## ascon_p_serial_multiround
module ascon_p_serial_multiround     
     #(parameter BW = 64) (
         input clk,
         input rstn,
         input en,                        
         input en_inc,                    
         input [2:0] slice_idx,           
         input [BW-1:0] slice_in,         
         output reg [BW-1:0] slice_out,   
         output done                      
     );
    reg [BW-1:0] state [0:4];
    wire [3:0] round;
    wire [BW*5 - 1:0] next_state_w;
    always @(posedge clk or negedge rstn) begin
        if (!rstn) begin
            state[0] <= 0; state[1] <= 0; state[2] <= 0;
            state[3] <= 0; state[4] <= 0;
        end else if (en) begin
            state[slice_idx] <= slice_in;
        end 
        else if (en_inc && !done) begin
            {state[0], state[1], state[2], state[3], state[4]} <= next_state_w;
        end
    end
    wire [BW-1:0] s_rc0, s_rc1, s_rc2, s_rc3, s_rc4;
    wire [BW-1:0] s_p1_0, s_p1_1, s_p1_2, s_p1_3, s_p1_4;
    wire [BW-1:0] t0, t1, t2, t3, t4;
    wire [BW-1:0] s_p2_0, s_p2_1, s_p2_2, s_p2_3, s_p2_4;
    wire [BW-1:0] s_sub_0, s_sub_1, s_sub_2, s_sub_3, s_sub_4;
    wire [BW-1:0] s_q0, s_q1, s_q2, s_q3, s_q4;
    wire [BW-1:0] s_ld_0, s_ld_1, s_ld_2, s_ld_3, s_ld_4;
    assign s_rc0 = state[0];
    assign s_rc1 = state[1];
    assign s_rc2 = state[2] ^ {{56'd0}, (8'd240 - 8'd15 * round)};  
    assign s_rc3 = state[3];
    assign s_rc4 = state[4];
    assign s_p1_0 = s_rc0 ^ s_rc4;
    assign s_p1_4 = s_rc4 ^ s_rc3;
    assign s_p1_2 = s_rc2 ^ s_rc1;
    assign s_p1_1 = s_rc1;
    assign s_p1_3 = s_rc3;
    assign t0 = (~s_p1_0) & s_p1_1;
    assign t1 = (~s_p1_1) & s_p1_2;
    assign t2 = (~s_p1_2) & s_p1_3;
    assign t3 = (~s_p1_3) & s_p1_4;
    assign t4 = (~s_p1_4) & s_p1_0;
    assign s_p2_0 = s_p1_0 ^ t1;
    assign s_p2_1 = s_p1_1 ^ t2;
    assign s_p2_2 = s_p1_2 ^ t3;
    assign s_p2_3 = s_p1_3 ^ t4;
    assign s_p2_4 = s_p1_4 ^ t0;
    assign s_sub_1 = s_p2_1 ^ s_p2_0;
    assign s_sub_0 = s_p2_0 ^ s_p2_4;
    assign s_sub_3 = s_p2_3 ^ s_p2_2;
    assign s_sub_2 = s_p2_2 ^ {BW{1'b1}};
    assign s_sub_4 = s_p2_4;
    assign s_ld_0 = s_sub_0 ^ s_q0;
    assign s_ld_1 = s_sub_1 ^ s_q1;
    assign s_ld_2 = s_sub_2 ^ s_q2;
    assign s_ld_3 = s_sub_3 ^ s_q3;
    assign s_ld_4 = s_sub_4 ^ s_q4;
    assign next_state_w = {s_ld_0, s_ld_1, s_ld_2, s_ld_3, s_ld_4};
    reg [BW-1:0] tmp_out;
  ...
Size: about 390 flip-flops, ~140 I/O pins.
clock: 3.43 ns
lec_check: 0
cap_margin: 20
core_margin: 2
core_utilization: 72
cts_cluster_diameter: 362
hold_slack_margin: -0.1
setup_slack_margin: -0.34
slew_margin: 20
run.sh (not shown) runs the stock make flow with config.mk's settings and CLKGATE_MAP_FILE=.
The first run finished but failed the layout checks on setup timing.
Edit:
--- a/flow/config.mk
+++ b/flow/config.mk
@@ -8,7 +8,4 @@
 export CAP_MARGIN = 20
 export CORE_MARGIN = 2
-export CORE_UTILIZATION = 72
-export CTS_CLUSTER_DIAMETER = 362
-export HOLD_SLACK_MARGIN = -0.1
-export SETUP_SLACK_MARGIN = -0.34
+export CORE_UTILIZATION = 52
 export SLEW_MARGIN = 20
==> flow/constraint.sdc (replaced) <==
create_clock -name core_clock -period 4.09 [get_ports {clk}]
set_input_delay 0.8180 -clock core_clock [delete_from_list [all_inputs] [get_ports {clk}]]
set_output_delay 0.8180 -clock core_clock [all_outputs]
set_load 0.01 [all_outputs]
With this change the flow ran to the end with no violations.
Die area grows by 38%.
Final cell count goes up by 4.2%.
Clock skew went down by 0.016 ns.
Sequential cell count stays the same.
Synthesized cell count is unchanged.
Area after synthesis is unchanged.
Edit:
--- a/flow/config.mk
+++ b/flow/config.mk
@@ -8,4 +8,4 @@
 export CAP_MARGIN = 20
 export CORE_MARGIN = 2
-export CORE_UTILIZATION = 52
+export CORE_UTILIZATION = 71
 export SLEW_MARGIN = 20
==> flow/constraint.sdc (replaced) <==
create_clock -name core_clock -period 4.59 [get_ports {clk}]
set_input_delay 0.9180 -clock core_clock [delete_from_list [all_inputs] [get_ports {clk}]]
set_output_delay 0.9180 -clock core_clock [all_outputs]
set_load 0.01 [all_outputs]
=> Critical path depth came out lower by 4. Sequential share of layout area goes up by 0.89 points. Core utilization grows by 19 points. Routed wire length fell by a few percent. Global-route usage grows by 13 points.
Edit:
--- a/flow/config.mk
+++ b/flow/config.mk
@@ -8,4 +8,5 @@
 export CAP_MARGIN = 20
 export CORE_MARGIN = 2
-export CORE_UTILIZATION = 71
+export CORE_UTILIZATION = 72
 export SLEW_MARGIN = 20
+export TNS_END_PERCENT = 5
==> flow/constraint.sdc (replaced) <==
create_clock -name core_clock -period 3.49 [get_ports {clk}]
set_input_delay 0.6980 -clock core_clock [delete_from_list [all_inputs] [get_ports {clk}]]
set_output_delay 0.6980 -clock core_clock [all_outputs]
set_load 0.01 [all_outputs]
Outcome: Now the flow completed and failed the layout checks on capacitance limit, slew limit, setup timing. Register-to-register slack loses 0.80 ns. Worst hold slack got worse by 0.29 ns. Critical path depth went down by 3. Clock skew increases by 0.013 ns.
Edit:
--- a/flow/config.mk
+++ b/flow/config.mk
@@ -9,4 +9,7 @@
 export CORE_MARGIN = 2
 export CORE_UTILIZATION = 72
+export CTS_CLUSTER_DIAMETER = 372
+export CTS_CLUSTER_SIZE = 96
+export PLACE_DENSITY = 0.39
 export SLEW_MARGIN = 20
 export TNS_END_PERCENT = 5
==> flow/constraint.sdc (replaced) <==
create_clock -name core_clock -period 1.51 [get_ports {clk}]
set_input_delay 0.3020 -clock core_clock [delete_from_list [all_inputs] [get_ports {clk}]]
set_output_delay 0.3020 -clock core_clock [all_outputs]
set_load 0.01 [all_outputs]
Result: The changed run died in 3_5_place_dp. Die size is unchanged. Synthesized cell count is unchanged. Synthesized area does not change.
